## build 72
==> flow/design.v (excerpt) <==
module  ATCONV(
	input		clk,
	input		reset,
	output 	    busy,	
	input		ready,	
	output reg	[11:0]	iaddr,
	input signed [12:0]	idata,
	output	reg 	cwr,
	output  reg	[11:0]	caddr_wr,
	output reg 	[12:0] 	cdata_wr,
	output	reg 	crd,
	output reg	[11:0] 	caddr_rd,
	input 	[12:0] 	cdata_rd,
	output reg 	csel
	);
export LEC_CHECK = 0
export CAP_MARGIN = 20
export CORE_MARGIN = 2
export CORE_UTILIZATION = 53
export MAX_ROUTING_LAYER = met4
export SETUP_SLACK_MARGIN = 1.63
export SLEW_MARGIN = 20
export TNS_END_PERCENT = 5
create_clock -name core_clock -period 8.68 [get_ports {clk}]
run.sh (not shown) runs the stock make flow with config.mk's settings and CLKGATE_MAP_FILE=.
Here is what was changed in the inputs of build 66 compared with build 72.
# build 72
export LEC_CHECK = 0
export CAP_MARGIN = 20
export CORE_MARGIN = 2
export CORE_UTILIZATION = 53
export MAX_ROUTING_LAYER = met4
export SETUP_SLACK_MARGIN = 1.63
export SLEW_MARGIN = 20
export TNS_END_PERCENT = 5
create_clock -name core_clock -period 8.68 [get_ports {clk}]
# build 66
export LEC_CHECK = 0
export CAP_MARGIN = 20
export CORE_MARGIN = 2
export CORE_UTILIZATION = 40
export SLEW_MARGIN = 20
create_clock -name core_clock -period 8.79 [get_ports {clk}]
Findings:
Build 66 against build 72: number of vias after detailed routing now smaller, data arrival time of the critical path moved up, number of rows created at floorplan went up 8. Going from build 72 to build 66, total non-filler cell area in the finished layout went down 580 sq um, worst-case setup margin in the final layout decreased by 0.93 ns relative to the old numbers.
Relative to build 66, the following input files were edited for build 20:
# build 66
export LEC_CHECK = 0
export CAP_MARGIN = 20
export CORE_MARGIN = 2
export CORE_UTILIZATION = 40
export SLEW_MARGIN = 20
create_clock -name core_clock -period 8.79 [get_ports {clk}]
# build 20
export LEC_CHECK = 0
export CAP_MARGIN = 20
export CORE_MARGIN = 2
export CORE_UTILIZATION = 68
export CTS_CLUSTER_SIZE = 60
export SLEW_MARGIN = 20
create_clock -name core_clock -period 7.37 [get_ports {clk}]
## What came out
- Final non-filler cell area on build 20 is up relative to build 66.
- Build 66 → build 20: final clock skew saw a decrease; largest stage delay on the critical path saw an increase; effective utilization at floorplan saw an increase; worst slew margin relative to its limit saw a decrease.
The inputs of build 27 differ from those of build 20 as listed below.
# build 20
export LEC_CHECK = 0
export CAP_MARGIN = 20
export CORE_MARGIN = 2
export CORE_UTILIZATION = 68
export CTS_CLUSTER_SIZE = 60
export SLEW_MARGIN = 20
create_clock -name core_clock -period 7.37 [get_ports {clk}]
# build 27
export LEC_CHECK = 0
export CAP_MARGIN = 20
export CORE_MARGIN = 2
export CORE_UTILIZATION = 72
export PLACE_DENSITY = 0.42
export SLEW_MARGIN = 20
create_clock -name core_clock -period 4.0 [get_ports {clk}]
Results
- Flow for build 27 halted at 5_1_grt, error code GRT-0232.
- Delta (build 27 minus build 20): compound-cell area share of the yosys netlist essentially unchanged; die area decreased about 5.4%; number of placement rows decreased 2.1%; die extent in y decreased 2.7%; number of gates resized after CTS increased 45.
- Synthesized instance count of build 20 is on par with build 27.
- As far as synthesized net count goes, build 27 and build 20 are indistinguishable; the numbers are identical.
- The lower minimum setup slack after placement of build 27 and build 20 is in build 27.
- When build 27 is set beside build 20, its width of the chip turns out to be about 2.7% smaller.
- Instance count after placement with tap cells included in build 27 is 42 higher than in build 20
- Re post-detailed-placement cell area: build 27 and build 20 aren't equal, and the lower value belongs to build 20.
Modified inputs, build 71 compared to build 27
# build 27
export LEC_CHECK = 0
export CAP_MARGIN = 20
export CORE_MARGIN = 2
export CORE_UTILIZATION = 72
export PLACE_DENSITY = 0.42
export SLEW_MARGIN = 20
create_clock -name core_clock -period 4.0 [get_ports {clk}]
# build 71
export LEC_CHECK = 0
export CAP_MARGIN = 20
export CORE_MARGIN = 2
export CORE_UTILIZATION = 40
export SLEW_MARGIN = 20
create_clock -name core_clock -period 10.0 [get_ports {clk}]
==> comparison <==
Build 71 did not stop at any stage, and its layout met the timing, design-rule and antenna checks. From build 71 to build 27, tally of unique sky130hd cells used after synthesis did not move at all. Build 71 vs. build 27: number of buffers inserted by post-CTS setup repair went down 20, area enclosed by the die boundary moved up, fraction of the core area occupied by cells at floorplan moved down, placer's final routability congestion estimate shows a reduction of about 2.4%. For share of synthesized area spent on multiplexers, build 71 and build 27 come out practically identical.
